`design.v`:
```
`timescale 1ns / 1ps
module MUX2x1(
    input [15:0] ch1,
    input [15:0] ch2,
    input sel,
    output reg [15:0] out
    );
	 always @(sel or ch1 or ch2) begin
		case(sel)
			1'b0 : out  = ch1;
			1'b1 : out  = ch2;
		endcase
	 end
endmodule
`timescale 1ns / 1ps
module MUX2x1_Br(
    input [5:0] ch1,
    input [5:0] ch2,
    input sel,
    output reg [5:0] out
    );
	 always @(sel or ch1 or ch2) begin
		case(sel)
			1'b0 : out  = ch1;
			1'b1 : out  = ch2;
		endcase
	 end
endmodule
`timescale 1ns / 1ps
module Program_Counter(
    input clk,
	 input rst,
	 input [5:0] target,
    output reg [5:0] pc_out
    );
	 always @(posedge clk or posedge rst)
		if(rst)begin
			pc_out <= 0;
		end
		else begin
			pc_out <= target;
	 end
endmodule
`timescale 1ns/1ps
module Register_File_main(
					input clk,
					input rst,
					input [3:0] read_add_1,
					input [3:0] read_add_2,
					input [3:0] wr_reg_add,
					input wr_en,
					input [15:0] wr_data,
					output [15:0] read_data_1,
					output [15:0] read_data_2
					);
					reg [15:0] reg_file [15:0];
					always @ (posedge clk or posedge rst) begin 
						if(rst) begin
							reg_file[0]  = 0;
							reg_file[1]  = 0;
							reg_file[2]  = 0;
							reg_file[3]  = 0;
							reg_file[4]  = 0;
							reg_file[5]  = 0;
							reg_file[6]  = 0;
							reg_file[7]  = 0;
							reg_file[8]  = 0;
							reg_file[9]  = 0;
							reg_file[10] = 0;
							reg_file[11] = 0;
							reg_file[12] = 0;
							reg_file[13] = 0;
							reg_file[14] = 0;
							reg_file[15] = 0;
						end
						else if (wr_en == 1) begin
							reg_file[wr_reg_add] = wr_data;
						end
					end
					assign read_data_1 = reg_file[read_add_1];
					assign read_data_2 = reg_file[read_add_2];
endmodule			
`timescale 1ns / 1ps
   module Control_Unit(
    input [3:0] opcode,
    output reg [2:0] alu_op,
    output reg reg_wr,
    output reg reg_dst,
    output reg alu_src,
    output reg jump,
	 output reg jeq,
	 output reg jr,
    output reg cmp,
	 output reg mov,
	 output reg li,
    output reg mem_rd,
    output reg mem_wr,
    output reg mem_to_reg
    );
	 always @(opcode)begin
		case(opcode)
			4'b0000 :	begin 
				alu_op		<= 3'b111;
				reg_wr 		<= 1'b0 ;	
				reg_dst 		<= 1'b0 ;	
				alu_src 		<= 1'b0 ;	
				jump	 		<= 1'b0 ;	
				jeq	 		<= 1'b0 ;
				jr		 		<= 1'b0 ;
				cmp	 		<= 1'b0 ;	
				mov 			<= 1'b0 ;
				li 			<= 1'b0 ;
				mem_rd 		<= 1'b0 ;	
				mem_wr 		<= 1'b0 ;	
				mem_to_reg 	<= 1'b0 ;	
				end
			4'b0001 :	begin	 
				alu_op		<= 3'b000;
				reg_wr 		<= 1'b1 ;	
				reg_dst 		<= 1'b0 ;	
				alu_src 		<= 1'b0 ;	
				jump	 		<= 1'b0 ;	
				jeq	 		<= 1'b0 ;
				jr		 		<= 1'b0 ;
				cmp	 		<= 1'b0 ;	
				mov 			<= 1'b0 ;
				li 			<= 1'b0 ;
				mem_rd 		<= 1'b0 ;	
				mem_wr 		<= 1'b0 ;	
				mem_to_reg 	<= 1'b0 ;	
				end
			4'b0010 :	begin	 
				alu_op		<= 3'b000;	
				reg_wr 		<= 1'b1 ;		
				reg_dst 		<= 1'b0 ;		
				alu_src 		<= 1'b1 ;		
				jump	 		<= 1'b0 ;		
				jeq	 		<= 1'b0 ;
				jr		 		<= 1'b0 ;
				cmp	 		<= 1'b0 ;	
				mov 			<= 1'b0 ;
				li 			<= 1'b0 ;
				mem_rd 		<= 1'b0 ;		
				mem_wr 		<= 1'b0 ;		
				mem_to_reg 	<= 1'b0 ;	
				end
			4'b0011 :	begin  
				alu_op		<= 3'b001;	
				reg_wr 		<= 1'b1 ;		
				reg_dst 		<= 1'b0 ;		
				alu_src 		<= 1'b0 ;		
				jump	 		<= 1'b0 ;		
				jeq	 		<= 1'b0 ;
				jr		 		<= 1'b0 ;
				cmp	 		<= 1'b0 ;	
				mov 			<= 1'b0 ;
				li 			<= 1'b0 ;
				mem_rd 		<= 1'b0 ;		
				mem_wr 		<= 1'b0 ;		
				mem_to_reg 	<= 1'b0 ;	
				end
			4'b0100 :   begin  
				alu_op		<= 3'b010;	
				reg_wr 		<= 1'b1 ;		
				reg_dst 		<= 1'b0 ;		
				alu_src 		<= 1'b0 ;		
				jump	 		<= 1'b0 ;		
				jeq	 		<= 1'b0 ;
				jr		 		<= 1'b0 ;
				cmp	 		<= 1'b0 ;	
				mov 			<= 1'b0 ;
				li 			<= 1'b0 ;				
				mem_rd 		<= 1'b0 ;		
				mem_wr 		<= 1'b0 ;		
				mem_to_reg 	<= 1'b0 ;	
				end
			4'b0101 :   begin  
				alu_op		<= 3'b011;
				reg_wr 		<= 1'b1 ;	
				reg_dst 		<= 1'b0 ;	
				alu_src 		<= 1'b0 ;	
				jump	 		<= 1'b0 ;	
				jeq	 		<= 1'b0 ;
				jr		 		<= 1'b0 ;
				cmp	 		<= 1'b0 ;	
				mov 			<= 1'b0 ;
				li 			<= 1'b0 ;
				mem_rd 		<= 1'b0 ;	
				mem_wr 		<= 1'b0 ;	
				mem_to_reg 	<= 1'b0 ;	
				end
			4'b0110 :	begin  
				alu_op		<= 3'b100;	
				reg_wr 		<= 1'b1 ;		
				reg_dst 		<= 1'b0 ;		
				alu_src 		<= 1'b0 ;		
				jump	 		<= 1'b0 ;		
				jeq	 		<= 1'b0 ;
				jr		 		<= 1'b0 ;
				cmp	 		<= 1'b0 ;	
				mov 			<= 1'b0 ;
				li 			<= 1'b0 ;				
				mem_rd 		<= 1'b0 ;		
				mem_wr 		<= 1'b0 ;		
				mem_to_reg 	<= 1'b0 ;		
				end
			4'b0111 :   begin  
				alu_op		<= 3'b111;
				reg_wr 		<= 1'b0 ;	
				reg_dst 		<= 1'b0 ;	
				alu_src 		<= 1'b0 ;	
				jump	 		<= 1'b0 ;	
				jeq	 		<= 1'b1 ;
				jr		 		<= 1'b0 ;
				cmp	 		<= 1'b0 ;	
				mov 			<= 1'b0 ;
				li 			<= 1'b0 ;
				mem_rd 		<= 1'b0 ;	
				mem_wr 		<= 1'b0 ;	
				mem_to_reg 	<= 1'b0 ;	
				end
			4'b1000 :   begin  
				alu_op		<= 3'b111;
				reg_wr 		<= 1'b1 ;	
				reg_dst 		<= 1'b0 ;	
				alu_src 		<= 1'b0 ;	
				jump	 		<= 1'b0 ;	
				jeq	 		<= 1'b0 ;
				jr		 		<= 1'b0 ;
				cmp	 		<= 1'b1 ;	
				mov 			<= 1'b0 ;
				li 			<= 1'b0 ;
				mem_rd 		<= 1'b0 ;	
				mem_wr 		<= 1'b0 ;	
				mem_to_reg 	<= 1'b0 ;	
				end
			4'b1001 :	begin  
				alu_op		<= 3'b111;
				reg_wr 		<= 1'b1 ;	
				reg_dst 		<= 1'b0 ;	
				alu_src 		<= 1'b0 ;	
				jump	 		<= 1'b0 ;	
				jeq	 		<= 1'b0 ;
				jr		 		<= 1'b0 ;
				cmp	 		<= 1'b0 ;	
				mov 			<= 1'b1 ;
				li 			<= 1'b0 ;
				mem_rd 		<= 1'b0 ;	
				mem_wr 		<= 1'b0 ;	
				mem_to_reg 	<= 1'b0 ;	
				end
			4'b1010 :   begin  
				alu_op		<= 3'b111;
				reg_wr 		<= 1'b0 ;	
				reg_dst 		<= 1'b0 ;	
				alu_src 		<= 1'b0 ;	
				jump	 		<= 1'b1 ;	
				jeq	 		<= 1'b0 ;	
				jr		 		<= 1'b0 ;
				cmp	 		<= 1'b0 ;
				mov 			<= 1'b0 ;
				li 			<= 1'b0 ;
				mem_rd 		<= 1'b0 ;	
				mem_wr 		<= 1'b0 ;	
				mem_to_reg 	<= 1'b0 ;	
				end
			4'b1011 :   begin  
				alu_op		<= 3'b111;
				reg_wr 		<= 1'b0 ;	
				reg_dst 		<= 1'b0 ;	
				alu_src 		<= 1'b0 ;	
				jump	 		<= 1'b0 ;	
				jeq	 		<= 1'b0 ;	
				jr		 		<= 1'b1 ;
				cmp	 		<= 1'b0 ;	
				mov 			<= 1'b0 ;
				li 			<= 1'b0 ;
				mem_rd 		<= 1'b0 ;	
				mem_wr 		<= 1'b0 ;	
				mem_to_reg 	<= 1'b0 ;	
				end
			4'b1100 :	begin  
				alu_op		<= 3'b000;
				reg_wr 		<= 1'b1 ;	
				reg_dst 		<= 1'b0 ;	
				alu_src 		<= 1'b1 ;	
				jump	 		<= 1'b0 ;	
				jeq	 		<= 1'b0 ;	
				jr		 		<= 1'b0 ;
				cmp	 		<= 1'b0 ;	
				mov 			<= 1'b0 ;
				li 			<= 1'b0 ;
				mem_rd 		<= 1'b1 ;	
				mem_wr 		<= 1'b0 ;	
				mem_to_reg 	<= 1'b1 ;	
				end
			4'b1101 :   begin  
				alu_op		<= 3'b000;
				reg_wr 		<= 1'b0 ;	
				reg_dst 		<= 1'b0 ;	
				alu_src 		<= 1'b1 ;	
				jump	 		<= 1'b0 ;	
				jeq	 		<= 1'b0 ;
				jr		 		<= 1'b0 ;
				cmp	 		<= 1'b0 ;	
				mov 			<= 1'b0 ;
				li 			<= 1'b0 ;
				mem_rd 		<= 1'b0 ;	
				mem_wr 		<= 1'b1 ;	
				mem_to_reg 	<= 1'b0 ;	
				end
			4'b1110 :   begin  
				alu_op		<= 3'b111;
				reg_wr 		<= 1'b1 ;	
				reg_dst 		<= 1'b0 ;	
				alu_src 		<= 1'b1 ;	
				jump	 		<= 1'b0 ;	
				jeq	 		<= 1'b0 ;
				jr		 		<= 1'b0 ;
				cmp	 		<= 1'b0 ;	
				mov 			<= 1'b0 ;
				li 			<= 1'b1 ;
				mem_rd 		<= 1'b0 ;	
				mem_wr 		<= 1'b0 ;	
				mem_to_reg 	<= 1'b0 ;	
				end
			4'b1111 :	begin  
				alu_op		<= 3'b111;
				reg_wr 		<= 1'b1 ;	
				reg_dst 		<= 1'b0 ;	
				alu_src 		<= 1'b0 ;	
				jump	 		<= 1'b0 ;	
				jeq	 		<= 1'b0 ;
				jr		 		<= 1'b0 ;
				cmp	 		<= 1'b0 ;	
				mov 			<= 1'b0 ;
				li 			<= 1'b0 ;
				mem_rd 		<= 1'b0 ;	
				mem_wr 		<= 1'b0 ;	
				mem_to_reg 	<= 1'b0 ;	
				end
			default :   begin 
				alu_op		<= 3'b111;	
				reg_wr 		<= 1'b0 ;	
				reg_dst 		<= 1'b0 ;	
				alu_src 		<= 1'b0 ;	
				jump	 		<= 1'b0 ;	
				jeq	 		<= 1'b0 ;
				jr		 		<= 1'b0 ;
				cmp	 		<= 1'b0 ;	
				mov 			<= 1'b0 ;
				li 			<= 1'b0 ;
				mem_rd 		<= 1'b0 ;	
				mem_wr 		<= 1'b0 ;	
				mem_to_reg 	<= 1'b0 ;	
				end        
		endcase
	 end
endmodule
`timescale 1ns / 1ps
module ALU_Main(
    input [15:0] d_in_1,
    input [15:0] d_in_2,
    input [2:0] alu_op,
    output reg z_flag,
    output reg [15:0] alu_out,
    output reg a_grt_b,
    output reg b_grt_a
    );
	 wire [15:0] d_out1;
	 wire [15:0] d_out2;
	 wire [15:0] d_out3; 
	 wire [15:0] d_out4; 
	 wire [15:0] d_out5; 
	 wire d_out6; 
	 wire d_out7; 
	 wire [15:0] d_out8; 
	 always @(d_in_1, d_in_2, alu_op,d_out1, d_out2, d_out3, d_out4, d_out5, d_out6, d_out7, d_out8) begin
			case(alu_op)
				3'b000 : begin 	alu_out[15:0] 	= d_out1	;  end
				3'b001 : begin 	alu_out 			= d_out2 ;	end
				3'b010 : begin 	alu_out[15:0] 	= d_out3 ;  end
				3'b011 : begin 	alu_out[15:0] 	= d_out4 ;  end
				3'b100 : begin 	alu_out[15:0] 	= d_out5 ;  end
				3'b101 : begin 	alu_out[0] 		= d_out6 ; alu_out[15:1]  = 0; end
				3'b110 : begin 	alu_out[0] 		= d_out7 ; alu_out[15:1]  = 0; end
				3'b111 : begin 	alu_out[15:0] 	= d_out8 ;  end
				default: begin 	alu_out[15:0] 	= 16'h0000;	end
			endcase 
		end
		assign d_out1 = d_in_1 + d_in_2;
		assign d_out2 = d_in_1 * d_in_2;
		assign d_out3 = d_in_1 & d_in_2;
		assign d_out4 = d_in_1 | d_in_2;
		assign d_out5 = d_in_1 / 2;
		assign d_out6 = d_in_1 > d_in_2;
		assign d_out7 = d_in_1 < d_in_2;
		assign d_out8 = d_in_1 - d_in_2;
		always @(d_out6 or d_out7) begin 
			if(d_out6 == 1)begin
				a_grt_b <= 1;
				b_grt_a <=0;
				z_flag <= 0;
			end
			else if(d_out7  == 1) begin
					a_grt_b <= 0;
					b_grt_a <=1;
					z_flag <= 0;
			end
			else begin
				a_grt_b <= 0;
				b_grt_a <=0;
				z_flag <= 1;
			end
		end
endmodule
`timescale 1ns / 1ps
module cpu_core(
    input clk,
    input rst,
	 output [5:0] pc_out,
	 input [15:0] instr_out,
	 input [15:0] mem_Data_in,
	 output mem_wr,
	 output mem_rd,
	 output [15:0] reg_Data_2,
	 output [5:0] data_mem_address
    );
	 wire [5:0] pc_target;
	 Program_Counter pc(clk,	rst,		pc_target,		pc_out);
	 wire  [5:0] pc_next;
	 assign pc_next = pc_out + 1;
	 wire [3:0] opcode,		reg_Rs,		reg_Rt,		reg_Rd;
	 wire [15:0] imm_offset;
	 wire [5:0] j_offset;
	 wire [3:0] jeq_offset;
	 wire [7:0] li_offset;
	 assign opcode 		=		instr_out	[15:12];
	 assign reg_Rd 		=		instr_out	[11:8];
	 assign reg_Rs 		=		instr_out	[7:4];
	 assign reg_Rt 		=		instr_out	[3:0];
	 assign imm_offset 	=		instr_out	[3:0]; 
	 assign li_offset		=		instr_out	[7:0];
	 assign j_offset 		=		instr_out	[5:0];
	 assign jeq_offset   = 		instr_out	[11:8];
	 reg [3:0] reg_Rd_mxd;
	 wire reg_dest;
	 wire [15:0] reg_write_Data, reg_Data_1, reg_Write_D, reg_Write_s1, reg_Write_s2;
	 always @(reg_dest or reg_Rd or reg_Rt) begin
		case(reg_dest)
			1'b0 : reg_Rd_mxd  = reg_Rd;
			1'b1 : reg_Rd_mxd  = reg_Rt;
		endcase
	 end
	 Register_File_main reg_file (clk,		rst,		reg_Rs,		reg_Rt,		reg_Rd_mxd,		reg_wr,		reg_Write_D,		reg_Data_1,		reg_Data_2);
	 wire [2:0] alu_op;
	 wire alu_src, op_jump, op_jeq, op_jr, op_cmp, op_mov, op_li, m2r;
	 Control_Unit cu(opcode,		alu_op,		reg_wr,		reg_dest,		alu_src,		op_jump,		op_jeq,		op_jr,	op_cmp,	op_mov,	op_li, 	mem_rd,		mem_wr,		m2r);
	 wire z_flag, agb, bga;
	 reg [15:0] imm_offset_se;
	 always @ (imm_offset) begin
		if(imm_offset[3] == 0) begin
			imm_offset_se <= {12'b000000000000,imm_offset};		 
			end
			else begin 
				imm_offset_se <= {12'b111111111111,imm_offset};	 
			end
	end
	 wire [15:0] alu_Out;
	 assign data_mem_address = alu_Out[5:0];
	 wire [15:0] alu_src_2;
	 MUX2x1 mxalusrc (reg_Data_2,	imm_offset_se,	alu_src,	alu_src_2);
	 ALU_Main alu ( reg_Data_1,	alu_src_2,		alu_op,	z_flag,	alu_Out,		agb,	bga);
	wire [5:0] jr_target, mxj_return;
	assign jr_target = reg_Data_1[5:0];  
	wire j_control;
	assign j_control = op_jump;
	wire [5:0] j_target;
	assign j_target = j_offset[5:0];
	wire jeq_ok;
	wire [5:0] mxjr_return;
	assign jeq_ok = op_jeq & z_flag;
	wire [5:0] jeq_target;
	assign jeq_target = {2'b00,jeq_offset};
	MUX2x1_Br mx_j_pc (pc_next, j_target, j_control, mxj_return);
	MUX2x1_Br mx_jr (mxj_return,	jr_target,	op_jr,	mxjr_return);
	MUX2x1_Br mx_jeq (mxjr_return,	jeq_target,	jeq_ok,	pc_target);
	MUX2x1 mxm2r (alu_Out,	mem_Data_in,	m2r,	reg_write_Data);
	reg [15:0] cmp_DS;
	always @(op_cmp or z_flag or agb or bga)begin
		if(z_flag)begin
			cmp_DS <= 16'hffff;
		end
		else if(agb)begin
			cmp_DS <= 16'h00ff;
		end
		else if(bga) begin
			cmp_DS <= 16'hff00;
		end
		else 
			cmp_DS <= 16'h0000;
	end
	MUX2x1 mxcmp (reg_write_Data,	cmp_DS,	op_cmp,	reg_Write_s1);
	reg  [15:0] li_offset_se;
	always @ (li_offset) begin
		if(li_offset[7] == 0) begin
			li_offset_se <= {4'b0000,li_offset};		 
			end
			else begin 
				li_offset_se <= {4'b1111,li_offset};	 
			end
	end
	MUX2x1 mxli (reg_Write_s1,	li_offset_se,	op_li,	reg_Write_s2);
	MUX2x1 mxmov (reg_Write_s2,	reg_Data_1,	op_mov,	reg_Write_D);
endmodule
```
`run.sh`:
```
#!/bin/bash
# the make line also repeats each setting of config.mk as NAME=value (left out here)
make -C /OpenROAD-flow-scripts/flow DESIGN_CONFIG=/design/flow/config.mk WORK_HOME=/design/flow/orfs CLKGATE_MAP_FILE= finish
```
`config.mk`:
```
export PLATFORM = sky130hd
export DESIGN_NAME = cpu_core
export DESIGN_NICKNAME = cpu_core
export VERILOG_FILES = /design/flow/design.v
export SDC_FILE = /design/flow/constraint.sdc
export NUM_CORES = 4
export LEC_CHECK = 0
export CAP_MARGIN = 10
export CELL_PAD_IN_SITES_DETAIL_PLACEMENT = 1
export CELL_PAD_IN_SITES_GLOBAL_PLACEMENT = 1
export CORE_MARGIN = 5
export CORE_UTILIZATION = 24
export MIN_ROUTING_LAYER = met2
export SETUP_SLACK_MARGIN = -0.15
export SLEW_MARGIN = 20
export TNS_END_PERCENT = 60
```
`constraint.sdc`:
```
create_clock -name core_clock -period 11.1 [get_ports {clk}]
set_input_delay 2.2200 -clock core_clock [delete_from_list [all_inputs] [get_ports {clk}]]
set_output_delay 2.2200 -clock core_clock [all_outputs]
set_load 0.01 [all_outputs]
```
==> job_summary.md, run 1 <==
## Implementation flow summary

| Metric | Value |
|---|---|
| Flip-flops with a built-in enable | 0 |
| Met2 usage | 42.3% |
| Internal reg-to-reg setup slack | 2690 ps |
| Comb group | 5.40 mW |
| Syn Inst Count | 2,583 |
| CTS root buf | clkbuf_16 |
| Clock transition at path regs | 70 ps |
| Comb power frac | 64.0% |
| P&R area growth vs syn | 18.2% |
| Critical path depth | 20 |
| Height of the die | 315 um |
| Top pwr grp | combinational cells |
| CP delay by family, top | AND-OR/OR-AND gates |
| Clock power share | 13.1% |
| Total CTS buffers | 31 |
| Max-slew violation count | 0 |
| P_int | 4.12 mW |
| PortBufs | 63 |
| Worst-case hold path end point | reg_file.reg_file[1][8] |
| Drt wl/cell | 32.1 um |
| MUX area fraction | 8.83% |
| Blocking Checks | negative setup slack |
| Yosys cell count | 2,583 |
| Ys Warns | 9 |
| Placed Area | 25,200 sq um |
| Busiest grt layer | met3 |
| Final WL | 128,000 um |
| Syn Nets | 2,801 |
| M1 GR Usage | 0% |
| Hold-fix buffers, CTS | 0 |
| Static Leak | 11.3 nW |
| Synth top area share | 29.4% |
| FFs w/ async S/R, synth | 100% |
| Max Freq | 90.0 MHz |
| Hold Crit Class | flop to flop |
| Avg Synthesized Cell Area | 8.63 sq um |
| DR pass1 iterations | 10 |
| Critical path origin | instr_out[7] |
| RR Startpoint | reg_file.reg_file[14][7] |
| Die Area | 99,100 sq um |
| Most frequent cell after synthesis | nand2_1 |
| Clk sinks | 262 |
| CP Data Arrival Time | 8890 ps |
| Top cells by area | dfrtp_1 29%, fa_1 7.4%, ha_1 5.7%, nand2_1 5.1%, mux2_2 5.0% |
| Seq/Total Area, Yosys | 29.4% |
| Simple-gate area share of the yosys netlist | 17.1% |
| CP Launch Type | input port |
| Top cells by count, synth | 301 x nand2_1, 262 x dfrtp_1, 244 x nor2_1, 217 x o21ai_0, 177 x inv_1 |
| Worst R2R End | reg_file.reg_file[3][15] |
| Final core utilization | 28.7% |
| Die X | 315 um |
| Cell depth of the worst min-delay path | 2 |
| Iteration-0 DRC Markers | 6,605 |
| Fin nets | 2,914 |
| Gp weighted congestion | 1.05 |
| DR DRC count | 0 |
| Row count | 111 |
| Setup WS post-layout | -12.8 ps |
| CP Capture Type | output pin |
| # Post-CTS Setup Buffers | 0 |
| Initial antenna violation count | 4 |
| Clk_skew | 31.6 ps |
| Yosys aoi share | 22.0% |
| Crit-path most repeated cell | buf_4 |
| Clk latency late pin | 640 ps |
| FF+latch count, synth | 262 |
| Shortest period the worst path allows | 11,110 ps |
| Sequential cell power | 1.93 mW |
| Max-capacitance violation count | 0 |
| Slowest cell on crit path | o32ai_4 |
| Synth cell types | 108 |
| Psw | 4.32 mW |
| Design Area, Final | 26,400 sq um |
| Peak supply drop | 0.000378 V |
| Worst Tran Pin Value | 1320 ps |
| H-tree levels | 1 |
| Post-DP HPWL | 91,200 um |
| Synth area leader | dfrtp_1 |
| WP buf/inv | 6 |
| First-pass GRT wire length | 178,000 um |
| Floorplan utilization | 24.3% |
| Main flop type after synthesis | dfrtp_1 |
| GRT Total Usage | 37.6% |
| Routed vias | 30,168 |
| Area fraction in xor and xnor cells | 2.09% |
| Post-Syn Area | 22,300 sq um |
| Number of global-route vias before repair | 34,169 |
| Post_cts resized | 0 |
| Sw Share | 51.1% |
| CTS tree | done |
| Chip Area, Yosys | 22,300 sq um |
| Critical Path End | data_mem_address[0] |
| Largest net degree at the start of global routing | 162 |
| Vias per cell | 7.56 |
| Global route overflow | 0 |
| Crit-path cells | buf_2 > buf_4 > nand2b_1 > o22ai_1 > o32ai_4 > buf_4 > ha_1 > inv_1 > fa_1 > a21o_1 > a21oi_1 > nor2_1 > nor2_1 > a211oi_2 > nor4b_2 > buf_4 > o31a_1 > mux2i_1 > a41oi_1 > clkdlybuf4s50_1 |
| Hold Fails Final Rpt | 0 |
| P_clk | 1.10 mW |
| Critical path class | input port to output pin |
| Clock buffer depth | 3 |
| DRT antenna net count | 0 |
| Adder Area Share | 13.1% |
| Hold Path Origin | reg_file.reg_file[1][8] |
| Sequential power share | 22.9% |
| Top logic family | AND-OR/OR-AND gates |
| Endpoints failing setup | 1 |
| Largest stage delay, worst path | 1020 ps |
| Core Footprint | 91,900 sq um |
| Post-layout period usage | 100% |
| Io pins | 64 |
| Slew Limit Headroom | 11.4% |
| Pwr per Cell Area | 320 nW/um^2 |
| Tool warnings | 69 |
| R2R cell count | 26 |
| Crit-path max FO | 22 |
| Status | finished with violations |
| Worst Path Required | 8880 ps |
| Met3 usage | 51.1% |
==> layout make-up <==
cell class | count | area (sq um)
Multi-Input combinational cell | 1944 | 14200
Clock buffer | 39 | 836
Fill cell | 10893 | 65600
Timing Repair Buffer | 269 | 2240
Inverter | 188 | 726
Antenna cell | 28 | 70.1
Tap cell | 1243 | 1560
Clock inverter | 18 | 200
Sequential cell | 262 | 6560
==> layer usage <==
metal / share of wire [%] / wire length (um)
met1: 0 / 0
met2: 44 / 55900
met3: 43 / 54700
met4: 12 / 14700
met5: 2.0 / 2530
==> metrics by stage <==
step / setup WS (ps) / power, mW / TNS [ps] / hold WS (ps) / cells
3_5_place_dp: 287 / 7.02 / 0 / 489 / 3905
5_1_grt: -119 / 8.99 / -124 / 531 / 3977
6_report: -12.8 / 8.44 / -12.8 / 513 / 3991
3_3_place_gp: 290 / 6.99 / 0 / 478 / 3905
2_1_floorplan: 1670 / 4.93 / 0 / 454 / 2583
4_1_cts: 307 / 8.13 / 0 / 504 / 3962
==> inputs of run 2 (changes only) <==
ABC_AREA = 1   (was unset)
CAP_MARGIN = 15   (was 10)
CELL_PAD_IN_SITES_GLOBAL_PLACEMENT = 3   (was 1)
CORE_ASPECT_RATIO = 1.79   (was unset)
CORE_MARGIN = 3   (was 5)
CORE_UTILIZATION = 18   (was 24)
CTS_CLUSTER_DIAMETER = 277   (was unset)
GPL_ROUTABILITY_DRIVEN = 1   (was unset)
GPL_TIMING_DRIVEN = 0   (was unset)
HOLD_SLACK_MARGIN = 0.2   (was unset)
MAX_ROUTING_LAYER = met5   (was unset)
MIN_ROUTING_LAYER = unset   (was met2)
PLACE_DENSITY = 0.87   (was unset)
SETUP_SLACK_MARGIN = unset   (was -0.15)
SLEW_MARGIN = 5   (was 20)
TNS_END_PERCENT = 65   (was 60)
clock period = 19.4 ns   (was 11.1 ns; I/O delays follow)
==> job_summary.md, run 2 <==
## Implementation flow summary

| Metric | Value |
|---|---|
| Tool warnings | 64 (-7.2%) |
| P_int | 1.76 mW (-57%) |
| Die Area | 130,000 sq um (+31%) |
| Worst-case hold path end point | reg_file.reg_file[6][15] |
| Syn Inst Count | 3,558 (+38%) |
| Io pins | 64 (unchanged) |
| CP Launch Type | input port |
| Post-layout period usage | 82.4% (-18 points) |
| Static Leak | 13.8 nW (+22%) |
| Syn Nets | 3,776 (+35%) |
| Total CTS buffers | 25 (-19%) |
| Ys Warns | 9 (unchanged) |
| Worst Tran Pin Value | 1250 ps (-79.1 ps) |
| Synth cell types | 50 (-54%) |
| # Post-CTS Setup Buffers | 0 (unchanged) |
| Most frequent cell after synthesis | nand2_1 |
| CP delay by family, top | buffers and inverters |
| R2R cell count | 34 (+31%) |
| Crit-path max FO | 12 (-45%) |
| Row count | 173 (+56%) |
| Internal reg-to-reg setup slack | 10,190 ps (+7500 ps) |
| P&R area growth vs syn | 16.3% |
| Slowest cell on crit path | nor2_1 |
| First-pass GRT wire length | 188,000 um (+5.8%) |
| Comb power frac | 57.8% (-6.2 points) |
| RSZ-0062 raised after global routing | false |
| Clk latency late pin | 620 ps (-20 ps) |
| Sw Share | 53.2% (+2.0 points) |
| Clk_skew | 31.2 ps (-0.379 ps) |
| WP buf/inv | 8 (+2) |
| Largest stage delay, worst path | 770 ps (-250 ps) |
| Seq/Total Area, Yosys | 29.0% (-0.40 points) |
| Clock transition at path regs | 60 ps (about the same) |
| GRT Total Usage | 20.3% (-17 points) |
| Clock power share | 14.8% (+1.7 points) |
| Post_cts resized | 0 (unchanged) |
| Busiest grt layer | met2 |
| Top cells by count, synth | 1,685 x nand2_1, 385 x nor2_1, 337 x inv_1, 262 x dfrtp_1, 176 x nand3_1 |
| RR Startpoint | reg_file.reg_file[1][6] |
| Max-capacitance violation count | 0 (unchanged) |
| CTS tree | done |
| Final WL | 134,000 um (+4.8%) |
| CTS root buf | clkbuf_16 |
| Placed insts | 5,289 (+35%) |
| Critical path class | input port to output pin |
| DR pass1 iterations | 8 (-2) |
| Chip Area, Yosys | 22,600 sq um (+1.4%) |
| Status | complete, no violations |
| Adder Area Share | 12.9% (-0.18 points) |
| Pwr per Cell Area | 143 nW/um^2 (-55%) |
| Top cells by area | dfrtp_1 29%, nand2_1 28%, fa_1 7.3%, nor2_1 6.4%, ha_1 5.6% |
| Slew Limit Headroom | 17.0% (+5.6 points) |
| Psw | 2.00 mW (-54%) |
| DRT antenna net count | 0 (unchanged) |
| PortBufs | 63 (unchanged) |
| Comb group | 2.17 mW (-60%) |
| Number of global-route vias before repair | 25,973 (-24%) |
| Global route overflow | 0 (unchanged) |
| Fin nets | 3,873 (+33%) |
| Synth area leader | dfrtp_1 |
| Hold Path Origin | reg_file.reg_file[6][15] |
| Max-slew violation count | 0 (unchanged) |
| Core Footprint | 124,000 sq um (+35%) |
| M1 GR Usage | 17.9% (+18 points) |
| Top pwr grp | combinational cells |
| Max Freq | 62.5 MHz |
| Hold Fails Final Rpt | 0 (unchanged) |
| Endpoints failing setup | 0 (-1) |
| Yosys aoi share | 6.78% (-15 points) |
| Die X | 271 um (-14%) |
| Main flop type after synthesis | dfrtp_1 |
| Drt wl/cell | 25.1 um (-22%) |
| FF+latch count, synth | 262 (unchanged) |
| CP Capture Type | output pin |
| Setup tns final | 0 ps (+12.8 ps) |
| Worst R2R End | reg_file.reg_file[11][14] |
| Critical path depth | 26 (+30%) |
| Fillers | 15,580 (+43%) |
| CP Data Arrival Time | 12,110 ps (+3220 ps) |
| Iteration-0 DRC Markers | 1,530 (-77%) |
| P_clk | 0.555 mW (-50%) |
| Area fraction in xor and xnor cells | 0.775% (-1.3 points) |
| Hold Crit Class | flop to flop |
| Worst Path Required | 15,520 ps (+6640 ps) |
| Largest net degree at the start of global routing | 113 (-30%) |
| Routed vias | 24,046 (-20%) |
| Post-Syn Area | 22,600 sq um (+1.4%) |
| Post-Layout Cell Count | 5,339 (+34%) |
| Clock buffer depth | 3 (unchanged) |
| Floorplan utilization | 18.2% (-6.1 points) |
| Clk sinks | 262 (unchanged) |
| Post-DP HPWL | 111,000 um (+22%) |
| Hold-fix buffers, CTS | 0 (unchanged) |
| Fin Hold WS | 490 ps (-23.6 ps) |
| Critical Path End | data_mem_address[5] |
| H-tree levels | 1 (unchanged) |
| Sequential power share | 27.4% (+4.5 points) |
| FFs w/ async S/R, synth | 100% (unchanged) |
| Initial antenna violation count | 5 (+1) |
| MUX area fraction | 0% (-8.8 points) |
| Avg Synthesized Cell Area | 6.35 sq um (-26%) |
| Synth top area share | 29.0% (-0.40 points) |
| Vias per cell | 4.50 (-40%) |
| Peak supply drop | 0.0000616 V (-84%) |
| DR DRC count | 0 (unchanged) |
| Top logic family | simple AND/OR/NAND/NOR gates |
| Shortest period the worst path allows | 15,990 ps |
| Cell depth of the worst min-delay path | 2 (unchanged) |
| Sequential cell power | 1.03 mW (-47%) |
| Critical path origin | instr_out[4] |
| Yosys cell count | 3,558 (+38%) |
| Met3 usage | 2.09% (-49 points) |
| Height of the die | 480 um (+53%) |
| Simple-gate area share of the yosys netlist | 41.9% (+25 points) |
| Met2 usage | 39.3% (-3.0 points) |
| Flip-flops with a built-in enable | 0 (unchanged) |
| Gp weighted congestion | 0.988 (-5.9%) |
## run 2: layout make-up
type                       instances  area [sq um]  area share [%]
timing repair buffer              70           727            2.77
inverter                         354          1340            5.08
tap                             1662          2080            7.91
antenna                            6          15.0          0.0571
buffer                           118           612            2.33
clock inverter                    11           153           0.581
multi-input combinational       2824         14100            53.7
sequential                       262          6560            24.9
clock buffer                      32           692            2.63
## run 2: stage by stage
step | area [sq um] | utilization (%) | setup slack [ps] | power (mW)
after floorplan | 22600 | - | 7270 | 2.28
after global placement | 25300 | 20.3 | 3520 | 3.15
after detailed placement | 25400 | 20.4 | 3540 | 3.20
after CTS | 26300 | 21.1 | 3530 | 3.77
after global routing | 26300 | 21.1 | 3180 | 4.05
final | 26300 | 21.1 | 3410 | 3.76
## run 2: routing by layer
metal	part of all wire [%]	vias up
li1	-	11114
met1	32	11693
met2	53	772
met3	3.1	467
met4	12	0
met5	0	-
==> inputs of run 3 (changes only) <==
ABC_AREA = unset   (was 1)
CAP_MARGIN = 20   (was 15)
CELL_PAD_IN_SITES_DETAIL_PLACEMENT = unset   (was 1)
CELL_PAD_IN_SITES_GLOBAL_PLACEMENT = unset   (was 3)
CORE_ASPECT_RATIO = unset   (was 1.79)
CORE_MARGIN = 2   (was 3)
CORE_UTILIZATION = 70   (was 18)
CTS_CLUSTER_DIAMETER = 209   (was 277)
CTS_CLUSTER_SIZE = 31   (was unset)
GPL_ROUTABILITY_DRIVEN = unset   (was 1)
GPL_TIMING_DRIVEN = unset   (was 0)
HOLD_SLACK_MARGIN = unset   (was 0.2)
MAX_ROUTING_LAYER = met4   (was met5)
PLACE_DENSITY = unset   (was 0.87)
SETUP_SLACK_MARGIN = 2.35   (was unset)
SLEW_MARGIN = 20   (was 5)
TNS_END_PERCENT = unset   (was 65)
clock period = 8.25 ns   (was 19.4 ns; I/O delays follow)
==> job_summary.md, run 3 <==
### Yosys + OpenROAD results

| Metric | Value |
|---|---|
| Synth top area share | 29.4% (+0.40 points) |
| Yosys aoi share | 22.0% (+15 points) |
| CTS root buf | clkbuf_16 |
| Chip Area, Yosys | 22,300 sq um (-1.4%) |
| Adder Area Share | 13.1% (+0.18 points) |
| Global route overflow | 70 |
| Core Footprint | 31,500 sq um (-75%) |
| MUX area fraction | 8.83% (+8.8 points) |
| GRT Total Usage | 77.3% |
| Syn Nets | 2,801 (-26%) |
| Ys Warns | 9 (unchanged) |
| Post-Syn Area | 22,300 sq um (-1.4%) |
| Clock buffer depth | 3 (unchanged) |
| Top cells by count, synth | 301 x nand2_1, 262 x dfrtp_1, 244 x nor2_1, 217 x o21ai_0, 177 x inv_1 |
| Clk sinks | 262 (unchanged) |
| FF+latch count, synth | 262 (unchanged) |
| Avg Synthesized Cell Area | 8.63 sq um (+36%) |
| Area fraction in xor and xnor cells | 2.09% (+1.3 points) |
| Simple-gate area share of the yosys netlist | 17.1% (-25 points) |
| Yosys cell count | 2,583 (-27%) |
| Top cells by area | dfrtp_1 29%, fa_1 7.4%, ha_1 5.7%, nand2_1 5.1%, mux2_2 5.0% |
| Floorplan utilization | 70.8% (+53 points) |
| Main flop type after synthesis | dfrtp_1 |
| Total CTS buffers | 12 (-52%) |
| Place WS | -896 ps (-4430 ps) |
| Post-DP HPWL | 70,900 um (-36%) |
| H-tree levels | 1 (unchanged) |
| Status | stopped before the end |
| Gp weighted congestion | 1.30 (+31%) |
| Io pins | 64 (unchanged) |
| Height of the die | 182 um (-62%) |
| PortBufs | 63 (unchanged) |
| Most frequent cell after synthesis | nand2_1 |
| FFs w/ async S/R, synth | 100% (unchanged) |
| Synth area leader | dfrtp_1 |
| Placed insts | 3,290 (-38%) |
| Top logic family | AND-OR/OR-AND gates |
| Syn Inst Count | 2,583 (-27%) |
| Flip-flops with a built-in enable | 0 (unchanged) |
| Die Area | 33,300 sq um (-74%) |
| Fail Step | global routing (5_1_grt) |
| Die X | 182 um (-33%) |
| Error msg | [ERROR GRT-0116] Global routing finished with congestion. Check the congestion regions in the DRC Viewer. |
| Row count | 65 (-62%) |
| Synth cell types | 108 (+120%) |
| Seq/Total Area, Yosys | 29.4% (+0.40 points) |
-- run 3: stage by stage --
| stage | power (mW) | area, sq um | hold WS (ps) |
|---|---|---|---|
| 2_1_floorplan | 6.83 | 22500 | 454 |
| 4_1_cts | 12.1 | 28500 | 518 |
| 3_3_place_gp | 9.47 | 26100 | 473 |
| 3_5_place_dp | 9.83 | 26100 | 494 |
-- run 3: repair_timing --
item	4_1_cts
hold buffers	0
cloned	10
setup buffers	60
setup endpoints to repair	263
pin swaps	104
gates resized	347
-- run 3: per-layer routing --
metal,GRT overflow,track usage [%]
met1,0,77.8
met2,34,91.7
met3,1,60.4
met4,35,73.1
met5,-,-
==> inputs of run 4 (changes only) <==
CORE_UTILIZATION = 65   (was 70)
CTS_CLUSTER_DIAMETER = unset   (was 209)
CTS_CLUSTER_SIZE = unset   (was 31)
MAX_ROUTING_LAYER = unset   (was met4)
SETUP_SLACK_MARGIN = 2.19   (was 2.35)
clock period = 7.86 ns   (was 8.25 ns; I/O delays follow)
==> job_summary.md, run 4 <==
### Yosys + OpenROAD results

| Metric | Value |
|---|---|
| Synth cell types | 108 (unchanged) |
| PortBufs | 63 (unchanged) |
| Syn Nets | 2,801 (unchanged) |
| H-tree levels | 1 (unchanged) |
| Yosys aoi share | 22.0% (unchanged) |
| Adder Area Share | 13.1% (unchanged) |
| GRT Total Usage | 76.8% |
| Simple-gate area share of the yosys netlist | 17.1% (unchanged) |
| Yosys cell count | 2,583 (unchanged) |
| Flip-flops with a built-in enable | 0 (unchanged) |
| Row count | 67 (+3.1%) |
| Synth top area share | 29.4% (unchanged) |
| Avg Synthesized Cell Area | 8.63 sq um (unchanged) |
| Height of the die | 189 um (+3.7%) |
| Chip Area, Yosys | 22,300 sq um (unchanged) |
| FFs w/ async S/R, synth | 100% (unchanged) |
| Seq/Total Area, Yosys | 29.4% (unchanged) |
| Floorplan utilization | 66.3% (-4.5 points) |
| Error msg | [ERROR GRT-0232] Routing congestion too high. Check the congestion heatmap in the GUI. |
| Global route overflow | 192 |
| Fail Step | global routing (5_1_grt) |
| Syn Inst Count | 2,583 (unchanged) |
| Io pins | 64 (unchanged) |
| MUX area fraction | 8.83% (unchanged) |
| Top cells by area | dfrtp_1 29%, fa_1 7.4%, ha_1 5.7%, nand2_1 5.1%, mux2_2 5.0% |
| Clock buffer depth | 3 (unchanged) |
| Core Footprint | 33,600 sq um (+6.8%) |
| Top logic family | AND-OR/OR-AND gates |
| CTS root buf | clkbuf_16 |
| Ys Warns | 9 (unchanged) |
| Area fraction in xor and xnor cells | 2.09% (unchanged) |
| Die X | 189 um (+3.7%) |
| Placed insts | 3,368 (+2.4%) |
| Main flop type after synthesis | dfrtp_1 |
| Clk sinks | 262 (unchanged) |
| Gp weighted congestion | 1.14 (-12%) |
| Top cells by count, synth | 301 x nand2_1, 262 x dfrtp_1, 244 x nor2_1, 217 x o21ai_0, 177 x inv_1 |
| Synth area leader | dfrtp_1 |
| FF+latch count, synth | 262 (unchanged) |
| Post-DP HPWL | 73,000 um (+2.8%) |
| Die Area | 35,800 sq um (+7.5%) |
| Most frequent cell after synthesis | nand2_1 |
| Post-Syn Area | 22,300 sq um (unchanged) |
| Status | stopped before the end |
| Total CTS buffers | 26 (+14) |
-- run 4: routing by layer --
| layer | overflow | global-route usage [%] |
|---|---|---|
| met1 | 1 | 79.8 |
| met4 | 88 | 72.2 |
| met2 | 99 | 92.5 |
| met3 | 4 | 60.4 |
| met5 | 0 | 33.1 |
-- run 4: metrics by stage --
step	total power, mW	TNS [ps]	worst slack (ps)	hold WS (ps)	cell area (sq um)
floorplan	7.17	-10180	-432	454	22500
global placement	10.1	-119340	-1000	482	26400
detailed placement	10.4	-138550	-1170	501	26400
CTS	12.5	-4320	-133	505	28600
-- run 4: repair_timing --
| action | in CTS |
|---|---|
| gates cloned | 3 |
| buffers inserted | 44 |
| gates resized | 232 |
| setup endpoints to repair | 272 |
| pin swaps | 91 |
| hold buffers | 0 |
| hold endpoints to repair | 0 |
==> inputs of run 5 (changes only) <==
CAP_MARGIN = 15   (was 20)
CELL_PAD_IN_SITES_GLOBAL_PLACEMENT = 2   (was unset)
CORE_MARGIN = 6   (was 2)
CORE_UTILIZATION = 18   (was 65)
CTS_CLUSTER_DIAMETER = 277   (was unset)
GPL_ROUTABILITY_DRIVEN = 1   (was unset)
GPL_TIMING_DRIVEN = 1   (was unset)
SETUP_SLACK_MARGIN = -1.31   (was 2.19)
SLEW_MARGIN = 5   (was 20)
clock period = 19.4 ns   (was 7.86 ns; I/O delays follow)
==> job_summary.md, run 5 <==
## Implementation flow summary

| Metric | Value |
|---|---|
| MUX area fraction | 8.83% (unchanged) |
| Hold Path Origin | reg_file.reg_file[15][7] |
| Hold Crit Class | flop to flop |
| Shortest period the worst path allows | 14,830 ps |
| Sw Share | 50.7% |
| DRT antenna net count | 0 |
| Chip Area, Yosys | 22,300 sq um (unchanged) |
| Adder Area Share | 13.1% (unchanged) |
| Setup WS post-layout | 4570 ps |
| Hold Fails Final Rpt | 0 |
| Clock power share | 13.2% |
| PortBufs | 63 (unchanged) |
| Clk latency late pin | 580 ps |
| R2R cell count | 28 |
| Slew Limit Headroom | 19.5% |
| Post-DP HPWL | 84,900 um (+16%) |
| Vias per cell | 4.86 |
| Clk sinks | 262 (unchanged) |
| Top cells by area | dfrtp_1 29%, fa_1 7.4%, ha_1 5.7%, nand2_1 5.1%, mux2_2 5.0% |
| Max Freq | 67.4 MHz |
| Row count | 128 (+91%) |
| Area fraction in xor and xnor cells | 2.09% (unchanged) |
| WP buf/inv | 7 |
| Design Area, Final | 25,600 sq um |
| Worst Path Required | 15,520 ps |
| Hold-fix buffers, CTS | 0 (unchanged) |
| Initial antenna violation count | 8 |
| Status | complete, no violations |
| Routed metal-1 wirelength | 51,500 um |
| H-tree levels | 1 (unchanged) |
| Critical Path End | data_mem_address[5] |
| Most frequent cell after synthesis | nand2_1 |
| RR Startpoint | reg_file.reg_file[5][3] |
| Yosys cell count | 2,583 (unchanged) |
| Worst R2R End | reg_file.reg_file[1][13] |
| FFs w/ async S/R, synth | 100% (unchanged) |
| CP delay by family, top | buffers and inverters |
| DR DRC count | 0 |
| RSZ-0062 raised after global routing | false |
| Fillers | 13,618 |
| Post-layout period usage | 76.4% |
| Crit-path max FO | 57 |
| Pwr per Cell Area | 179 nW/um^2 |
| # Post-CTS Setup Buffers | 0 (-100%) |
| Placed Area | 24,500 sq um (-7.2%) |
| CP Launch Type | input port |
| Ys Warns | 9 (unchanged) |
| Largest stage delay, worst path | 730 ps |
| Die X | 364 um (+92%) |
| Flip-flops with a built-in enable | 0 (unchanged) |
| Critical path origin | instr_out[6] |
| P&R area growth vs syn | 14.7% |
| Crit-path cells | buf_2 > buf_4 > inv_1 > o2bb2ai_1 > a211oi_1 > a31oi_1 > o22a_1 > inv_1 > nor2_1 > fa_1 > ha_1 > ha_1 > ha_1 > inv_1 > fa_1 > inv_1 > ha_1 > xnor2_1 > a21oi_1 > o221ai_1 > a221oi_1 > nor2_1 > clkdlybuf4s50_1 |
| Routed vias | 20,451 |
| Height of the die | 364 um (+92%) |
| Cell depth of the worst min-delay path | 2 |
| Global route overflow | 0 |
| Clock transition at path regs | 60 ps |
| CP Data Arrival Time | 10,950 ps |
| Avg Synthesized Cell Area | 8.63 sq um (unchanged) |
| Comb group | 2.79 mW |
| Seq/Total Area, Yosys | 29.4% (unchanged) |
| Syn Nets | 2,801 (unchanged) |
| DR pass1 iterations | 8 |
| Top pwr grp | combinational cells |
| Place WS | 4480 ps (+5650 ps) |
| Core Footprint | 122,000 sq um (+260%) |
| Main flop type after synthesis | dfrtp_1 |
| First-pass GRT wire length | 160,000 um |
| Final WL | 111,000 um |
| WL met2 | 48,100 um |
| CTS tree | done |
| Tool warnings | 67 |
| Critical path class | input port to output pin |
| Clk_skew | 20.3 ps |
| Number of global-route vias before repair | 20,183 |
| Floorplan utilization | 18.2% (-48 points) |
| Placed insts | 4,144 (+23%) |
| Post-Syn Area | 22,300 sq um (unchanged) |
| Endpoints failing setup | 0 |
| Synth area leader | dfrtp_1 |
| Max-slew violation count | 0 |
| Syn Inst Count | 2,583 (unchanged) |
| CTS root buf | clkbuf_16 |
| Synth top area share | 29.4% (unchanged) |
| Die Area | 132,000 sq um (+270%) |
| Worst-case hold path end point | reg_file.reg_file[15][7] |
| Worst Tran Pin Value | 1200 ps |
| Post-Layout Cell Count | 4,204 |
| Comb power frac | 61.1% |
| Setup tns final | 0 ps |
| Critical path depth | 23 |
| Max-capacitance violation count | 0 |
| Iteration-0 DRC Markers | 2,240 |
| Yosys aoi share | 22.0% (unchanged) |
| Top cells by count, synth | 301 x nand2_1, 262 x dfrtp_1, 244 x nor2_1, 217 x o21ai_0, 177 x inv_1 |
| Drt wl/cell | 26.4 um |
| Sequential cell power | 1.17 mW |
| Simple-gate area share of the yosys netlist | 17.1% (unchanged) |
| Static Leak | 10.6 nW |
| GRT Total Usage | 16.3% |
| Slowest cell on crit path | inv_1 |
| Sequential power share | 25.7% |
| Internal reg-to-reg setup slack | 10,580 ps |
| Synth cell types | 108 (unchanged) |
| P_clk | 0.602 mW |
| Clock buffer depth | 3 (unchanged) |
| Total CTS buffers | 30 (+15%) |
| Psw | 2.32 mW |
| Fin nets | 2,771 |
| CP Capture Type | output pin |
| Max Used Layer | met5 |
| FF+latch count, synth | 262 (unchanged) |
| Top logic family | AND-OR/OR-AND gates |
| Largest net degree at the start of global routing | 150 |
| Gp weighted congestion | 0.914 (-20%) |
| Io pins | 64 (unchanged) |
| P_int | 2.25 mW |
| Routed wl met3 | 8640 um |
| Peak supply drop | 0.000208 V |
| Post_cts resized | 0 (-100%) |
-- run 5: routing by layer --
layer / global-route usage [%] / up-vias
met5: 0 / -
met4: 3.56 / 8
met3: 3.07 / 154
met2: 25.0 / 971
met1: 23.7 / 10214
li1: - / 9104
-- run 5: final cells by class --
| cell class | count | area [sq um] | share of cell area, % |
|---|---|---|---|
| Clock inverter | 9 | 130 | 0.509 |
| Timing Repair Buffer | 127 | 1090 | 4.27 |
| Inverter | 188 | 726 | 2.84 |
| Antenna cell | 2 | 5.00 | 0.0196 |
| Clock buffer | 47 | 916 | 3.58 |
| Sequential cell | 262 | 6560 | 25.6 |
| Tap cell | 1625 | 2030 | 7.95 |
| Multi-Input combinational cell | 1944 | 14100 | 55.2 |
-- run 5: metrics by stage --
stage	hold slack [ps]	power, mW	utilization (%)
2_1_floorplan	454	2.82	-
3_3_place_gp	495	3.98	20.0
3_5_place_dp	501	3.96	20.0
4_1_cts	517	4.59	20.9
5_1_grt	538	4.91	20.9
6_report	513	4.57	20.9
==> inputs of run 6 (changes only) <==
ABC_AREA = 0   (was unset)
CAP_MARGIN = 40   (was 15)
CELL_PAD_IN_SITES_DETAIL_PLACEMENT = 1   (was unset)
CELL_PAD_IN_SITES_GLOBAL_PLACEMENT = 3   (was 2)
CORE_ASPECT_RATIO = 1.79   (was unset)
CORE_MARGIN = 10   (was 6)
CORE_UTILIZATION = 71   (was 18)
HOLD_SLACK_MARGIN = 0.2   (was unset)
MAX_ROUTING_LAYER = met5   (was unset)
PLACE_DENSITY = 0.87   (was unset)
SETUP_SLACK_MARGIN = unset   (was -1.31)
SLEW_MARGIN = 0   (was 5)
TNS_END_PERCENT = 65   (was unset)
==> job_summary.md, run 6 <==
### Yosys + OpenROAD results

| Metric | Value |
|---|---|
| Status | stopped before the end |
| Most frequent cell after synthesis | nand2_1 |
| FF+latch count, synth | 262 (unchanged) |
| MUX area fraction | 8.83% (unchanged) |
| Synth area leader | dfrtp_1 |
| FFs w/ async S/R, synth | 100% (unchanged) |
| Top cells by area | dfrtp_1 29%, fa_1 7.4%, ha_1 5.7%, nand2_1 5.1%, mux2_2 5.0% |
| Fail Step | global placement without I/O (3_1_place_gp_skip_io) |
| Syn Nets | 2,801 (unchanged) |
| Height of the die | 257 um (-29%) |
| Yosys aoi share | 22.0% (unchanged) |
| Area fraction in xor and xnor cells | 2.09% (unchanged) |
| Synth top area share | 29.4% (unchanged) |
| Die X | 152 um (-58%) |
| Top cells by count, synth | 301 x nand2_1, 262 x dfrtp_1, 244 x nor2_1, 217 x o21ai_0, 177 x inv_1 |
| Top logic family | AND-OR/OR-AND gates |
| Die Area | 39,200 sq um (-70%) |
| Error msg | [ERROR GPL-0301] Utilization 151.188 % exceeds 100%. |
| Flip-flops with a built-in enable | 0 (unchanged) |
| Post-Syn Area | 22,300 sq um (unchanged) |
| Row count | 86 (-33%) |
| Core Footprint | 30,900 sq um (-75%) |
| Yosys cell count | 2,583 (unchanged) |
| Adder Area Share | 13.1% (unchanged) |
| Chip Area, Yosys | 22,300 sq um (unchanged) |
| Simple-gate area share of the yosys netlist | 17.1% (unchanged) |
| Ys Warns | 9 (unchanged) |
| Syn Inst Count | 2,583 (unchanged) |
| Avg Synthesized Cell Area | 8.63 sq um (unchanged) |
| Floorplan utilization | 72.2% (+54 points) |
| Synth cell types | 108 (unchanged) |
| Seq/Total Area, Yosys | 29.4% (unchanged) |
| Main flop type after synthesis | dfrtp_1 |
==> inputs of run 7 (changes only) <==
ABC_AREA = unset   (was 0)
CAP_MARGIN = 20   (was 40)
CELL_PAD_IN_SITES_DETAIL_PLACEMENT = unset   (was 1)
CELL_PAD_IN_SITES_GLOBAL_PLACEMENT = 1   (was 3)
CORE_ASPECT_RATIO = unset   (was 1.79)
CORE_MARGIN = 2   (was 10)
CORE_UTILIZATION = 40   (was 71)
CTS_CLUSTER_DIAMETER = 223   (was 277)
GPL_ROUTABILITY_DRIVEN = unset   (was 1)
HOLD_SLACK_MARGIN = 0.05   (was 0.2)
MAX_ROUTING_LAYER = met4   (was met5)
MIN_ROUTING_LAYER = met2   (was unset)
PLACE_DENSITY = unset   (was 0.87)
PLACE_DENSITY_LB_ADDON = 0.08   (was unset)
SETUP_SLACK_MARGIN = 2.05   (was unset)
SLEW_MARGIN = 25   (was 0)
TNS_END_PERCENT = 25   (was 65)
clock period = 11.0 ns   (was 19.4 ns; I/O delays follow)
==> job_summary.md, run 7 <==
### Yosys + OpenROAD results

| Metric | Value |
|---|---|
| Top cells by count, synth | 301 x nand2_1, 262 x dfrtp_1, 244 x nor2_1, 217 x o21ai_0, 177 x inv_1 |
| Main flop type after synthesis | dfrtp_1 |
| Total CTS buffers | 27 |
| FF+latch count, synth | 262 (unchanged) |
| Seq/Total Area, Yosys | 29.4% (unchanged) |
| Clk sinks | 262 |
| Area fraction in xor and xnor cells | 2.09% (unchanged) |
| Height of the die | 240 um (-6.6%) |
| Global route overflow | 1 |
| Ys Warns | 9 (unchanged) |
| Fail Step | global routing (5_1_grt) |
| Status | stopped before the end |
| MUX area fraction | 8.83% (unchanged) |
| Synth area leader | dfrtp_1 |
| Most frequent cell after synthesis | nand2_1 |
| FFs w/ async S/R, synth | 100% (unchanged) |
| Floorplan utilization | 40.5% (-32 points) |
| Core Footprint | 55,100 sq um (+78%) |
| Avg Synthesized Cell Area | 8.63 sq um (unchanged) |
| H-tree levels | 1 |
| PortBufs | 63 |
| Chip Area, Yosys | 22,300 sq um (unchanged) |
| Flip-flops with a built-in enable | 0 (unchanged) |
| Top logic family | AND-OR/OR-AND gates |
| Row count | 86 (unchanged) |
| Error msg | [ERROR GRT-0232] Routing congestion too high. Check the congestion heatmap in the GUI. |
| Syn Inst Count | 2,583 (unchanged) |
| Top cells by area | dfrtp_1 29%, fa_1 7.4%, ha_1 5.7%, nand2_1 5.1%, mux2_2 5.0% |
| Post-DP HPWL | 85,000 um |
| Hold-fix buffers, CTS | 0 |
| CTS root buf | clkbuf_16 |
| Synth top area share | 29.4% (unchanged) |
| Die Area | 57,600 sq um (+47%) |
| Synth cell types | 108 (unchanged) |
| Die X | 240 um (+57%) |
| GRT Total Usage | 66.8% |
| Yosys aoi share | 22.0% (unchanged) |
| Yosys cell count | 2,583 (unchanged) |
| Post-Syn Area | 22,300 sq um (unchanged) |
| Io pins | 64 |
| Gp weighted congestion | 1.18 |
| Clock buffer depth | 3 |
| Syn Nets | 2,801 (unchanged) |
| Simple-gate area share of the yosys netlist | 17.1% (unchanged) |
| Adder Area Share | 13.1% (unchanged) |
-- run 7: per-stage QoR --
step,instance area [sq um],setup WS (ps),cells
after floorplan,22300,1850,2583
after global placement,24900,579,3440
after detailed placement,24900,542,3440
after CTS,27200,1800,3551
-- run 7: repair_timing --
action / 4_1_cts
pin swaps: 46
endpoints found under the setup margin: 149
gates cloned: 1
resized: 185
buffers inserted: 60
-- run 7: metal layers --
| layer | GRT usage, % | overflow |
|---|---|---|
| met5 | - | - |
| met4 | 42.7 | 0 |
| met3 | 75.9 | 0 |
| met2 | 71.1 | 1 |
| met1 | - | - |
==> inputs of run 8 (changes only) <==
CELL_PAD_IN_SITES_GLOBAL_PLACEMENT = unset   (was 1)
CORE_UTILIZATION = 67   (was 40)
CTS_CLUSTER_DIAMETER = unset   (was 223)
CTS_CLUSTER_SIZE = 31   (was unset)
GPL_TIMING_DRIVEN = unset   (was 1)
HOLD_SLACK_MARGIN = unset   (was 0.05)
MAX_ROUTING_LAYER = unset   (was met4)
MIN_ROUTING_LAYER = unset   (was met2)
PLACE_DENSITY_LB_ADDON = unset   (was 0.08)
SETUP_SLACK_MARGIN = -0.56   (was 2.05)
SLEW_MARGIN = 20   (was 25)
TNS_END_PERCENT = unset   (was 25)
clock period = 8.67 ns   (was 11.0 ns; I/O delays follow)
==> job_summary.md, run 8 <==
## Implementation flow summary

| Metric | Value |
|---|---|
| Setup tns final | -29,850 ps |
| Worst-case hold path end point | reg_file.reg_file[9][8] |
| Ys Warns | 9 (unchanged) |
| Critical Path End | reg_file.reg_file[1][15] |
| Adder Area Share | 13.1% (unchanged) |
| Internal reg-to-reg setup slack | 860 ps |
| Main flop type after synthesis | dfrtp_1 |
| MUX area fraction | 8.83% (unchanged) |
| DR pass1 iterations | 15 |
| Gp weighted congestion | 1.13 (-4.4%) |
| Seq/Total Area, Yosys | 29.4% (unchanged) |
| Row count | 66 (-23%) |
| Drt wl/cell | 29.7 um |
| Largest stage delay, worst path | 840 ps |
| Worst Path Required | 9060 ps |
| Syn Inst Count | 2,583 (unchanged) |
| Post-Syn Area | 22,300 sq um (unchanged) |
| GRT Total Usage | 56.8% |
| Place WS | -669 ps (-1210 ps) |
| Fin nets | 3,099 |
| Crit-path max FO | 16 |
| CP Capture Type | flop |
| Comb power frac | 64.7% |
| Worst Tran Pin Value | 1260 ps |
| Final core utilization | 82.1% |
| Most frequent cell after synthesis | nand2_1 |
| Die X | 186 um (-22%) |
| Post-DP HPWL | 70,800 um (-17%) |
| Clock power share | 12.4% |
| Top cells by area | dfrtp_1 29%, fa_1 7.4%, ha_1 5.7%, nand2_1 5.1%, mux2_2 5.0% |
| P_int | 5.63 mW |
| Top pwr grp | combinational cells |
| Avg Synthesized Cell Area | 8.63 sq um (unchanged) |
| First-pass GRT wire length | 149,000 um |
| DRT antenna net count | 0 |
| Die Area | 34,800 sq um (-40%) |
| Initial antenna violation count | 8 |
| Total CTS buffers | 26 (-3.7%) |
| Synth cell types | 108 (unchanged) |
| Clock buffer depth | 3 (unchanged) |
| Iteration-0 DRC Markers | 4,782 |
| Synth area leader | dfrtp_1 |
| Post-layout period usage | 107% |
| Synth top area share | 29.4% (unchanged) |
| Hold Path Origin | reg_file.reg_file[9][8] |
| Global route overflow | 0 |
| Clock transition at path regs | 70 ps |
| DR DRC count | 0 |
| Vias per cell | 7.36 |
| Critical path origin | instr_out[6] |
| Largest net degree at the start of global routing | 145 |
| Hold Fails Final Rpt | 0 |
| Yosys cell count | 2,583 (unchanged) |
| FF+latch count, synth | 262 (unchanged) |
| Status | finished with violations |
| Chip Area, Yosys | 22,300 sq um (unchanged) |
| Slowest cell on crit path | fa_1 |
| Endpoints failing setup | 100 |
| Setup WS post-layout | -582 ps |
| FFs w/ async S/R, synth | 100% (unchanged) |
| Peak supply drop | 0.000500 V |
| Simple-gate area share of the yosys netlist | 17.1% (unchanged) |
| Critical path depth | 29 |
| # Post-CTS Setup Buffers | 0 (-100%) |
| Area fraction in xor and xnor cells | 2.09% (unchanged) |
| Hold-fix buffers, CTS | 0 (unchanged) |
| WP buf/inv | 7 |
| Max-slew violation count | 0 |
| Comb group | 6.97 mW |
| Fin Hold WS | 511 ps |
| Max-capacitance violation count | 0 |
| Sequential power share | 22.9% |
| CP Data Arrival Time | 9650 ps |
| Static Leak | 12.3 nW |
| Flip-flops with a built-in enable | 0 (unchanged) |
| Sequential cell power | 2.47 mW |
| Clk_skew | 16.3 ps |
| RR Startpoint | reg_file.reg_file[11][2] |
| Fillers | 2,016 |
| H-tree levels | 1 (unchanged) |
| Sw Share | 47.7% |
| P&R area growth vs syn | 20.2% |
| Routed vias | 24,598 |
| Critical path class | input port to flop |
| P_clk | 1.33 mW |
| Clk latency late pin | 560 ps |
| Design Area, Final | 26,800 sq um |
| Psw | 5.13 mW |
| Yosys aoi share | 22.0% (unchanged) |
| Height of the die | 186 um (-22%) |
| Core Footprint | 32,600 sq um (-41%) |
| Number of global-route vias before repair | 24,611 |
| Blocking Checks | negative setup slack |
| Pwr per Cell Area | 402 nW/um^2 |
| Tool warnings | 65 |
| Top cells by count, synth | 301 x nand2_1, 262 x dfrtp_1, 244 x nor2_1, 217 x o21ai_0, 177 x inv_1 |
| Syn Nets | 2,801 (unchanged) |
| Final WL | 99,100 um |
| Placed Area | 25,700 sq um (+3.4%) |
| Hold Crit Class | flop to flop |
| Slew Limit Headroom | 15.8% |
| CP Launch Type | input port |
| CP delay by family, top | adder cells |
| CTS tree | done |
| Max Freq | 108 MHz |
| Io pins | 64 (unchanged) |
| PortBufs | 63 (unchanged) |
| Cell depth of the worst min-delay path | 2 |
| R2R cell count | 27 |
| Shortest period the worst path allows | 9250 ps |
| Worst R2R End | reg_file.reg_file[1][15] |
| Clk sinks | 262 (unchanged) |
| CTS root buf | clkbuf_16 |
| Floorplan utilization | 68.4% (+28 points) |
| Top logic family | AND-OR/OR-AND gates |
[run 8: what timing repair did]
action,4_1_cts,5_1_grt
gates resized,0,5
hold endpoints to repair,0,0
endpoints found under the setup margin,0,32
[run 8: layout make-up]
type                            count  area (sq um)  area share (%)
Multi-Input combinational cell   1944         14100            52.7
Sequential cell                   262          6560            24.5
Timing Repair Buffer              459          3840            14.3
Antenna cell                        2          5.00          0.0187
Tap cell                          442           553            2.06
Clock buffer                       32           724            2.70
Inverter                          188           726            2.71
Clock inverter                     14           259           0.967
[run 8: metal layers]
| layer | track usage (%) | share of wire, % | vias up |
|---|---|---|---|
| met2 | 82.2 | 41 | 2551 |
| met3 | 25.1 | 16 | 996 |
| met4 | 47.7 | 11 | 8 |
| li1 | - | - | 9735 |
| met5 | 0.824 | 0.053 | - |
| met1 | 64.6 | 31 | 11308 |
[run 8: through the flow]
stage | cells | power (mW)
2_1_floorplan | 2583 | 6.31
3_3_place_gp | 3294 | 8.55
3_5_place_dp | 3294 | 8.93
4_1_cts | 3340 | 10.3
5_1_grt | 3343 | 11.3
6_report | 3343 | 10.8
==> inputs of run 9 (changes only) <==
ABC_AREA = 0   (was unset)
CAP_MARGIN = 40   (was 20)
CELL_PAD_IN_SITES_DETAIL_PLACEMENT = 2   (was unset)
CELL_PAD_IN_SITES_GLOBAL_PLACEMENT = 3   (was unset)
CORE_ASPECT_RATIO = 1.79   (was unset)
CORE_MARGIN = 10   (was 2)
CORE_UTILIZATION = 71   (was 67)
CTS_CLUSTER_DIAMETER = 277   (was unset)
CTS_CLUSTER_SIZE = unset   (was 31)
GPL_ROUTABILITY_DRIVEN = 1   (was unset)
GPL_TIMING_DRIVEN = 1   (was unset)
HOLD_SLACK_MARGIN = 0.2   (was unset)
MAX_ROUTING_LAYER = met5   (was unset)
PLACE_DENSITY_LB_ADDON = 0.01   (was unset)
SETUP_SLACK_MARGIN = 0.7   (was -0.56)
SLEW_MARGIN = 0   (was 20)
TNS_END_PERCENT = 65   (was unset)
clock period = 19.4 ns   (was 8.67 ns; I/O delays follow)
==> job_summary.md, run 9 <==
### Yosys + OpenROAD results

| Metric | Value |
|---|---|
| Status | stopped before the end |
| Fail Step | global placement without I/O (3_1_place_gp_skip_io) |
| Error msg | [ERROR FLW-0024] Place density exceeds 1.0 (current PLACE_DENSITY_LB_ADDON =  0.01). Please check if the value of  PLACE_DENSITY_LB_ADDON is between 0 and 0.99. |
| MUX area fraction | 8.83% (unchanged) |
| FFs w/ async S/R, synth | 100% (unchanged) |
| Height of the die | 257 um (+38%) |
| Adder Area Share | 13.1% (unchanged) |
| Ys Warns | 9 (unchanged) |
| Row count | 86 (+30%) |
| Main flop type after synthesis | dfrtp_1 |
| Top cells by area | dfrtp_1 29%, fa_1 7.4%, ha_1 5.7%, nand2_1 5.1%, mux2_2 5.0% |
| Post-Syn Area | 22,300 sq um (unchanged) |
| Flip-flops with a built-in enable | 0 (unchanged) |
| Top logic family | AND-OR/OR-AND gates |
| Seq/Total Area, Yosys | 29.4% (unchanged) |
| Die Area | 39,200 sq um (+13%) |
| Top cells by count, synth | 301 x nand2_1, 262 x dfrtp_1, 244 x nor2_1, 217 x o21ai_0, 177 x inv_1 |
| Most frequent cell after synthesis | nand2_1 |
| Synth cell types | 108 (unchanged) |
| Core Footprint | 30,900 sq um (-5.3%) |
| Floorplan utilization | 72.2% (+3.8 points) |
| Area fraction in xor and xnor cells | 2.09% (unchanged) |
| Yosys aoi share | 22.0% (unchanged) |
| Avg Synthesized Cell Area | 8.63 sq um (unchanged) |
| Syn Nets | 2,801 (unchanged) |
| Synth area leader | dfrtp_1 |
| Yosys cell count | 2,583 (unchanged) |
| Syn Inst Count | 2,583 (unchanged) |
| FF+latch count, synth | 262 (unchanged) |
| Simple-gate area share of the yosys netlist | 17.1% (unchanged) |
| Synth top area share | 29.4% (unchanged) |
| Chip Area, Yosys | 22,300 sq um (unchanged) |
| Die X | 152 um (-18%) |
Power figures rest on the tool's default switching activity, not on a simulated workload.
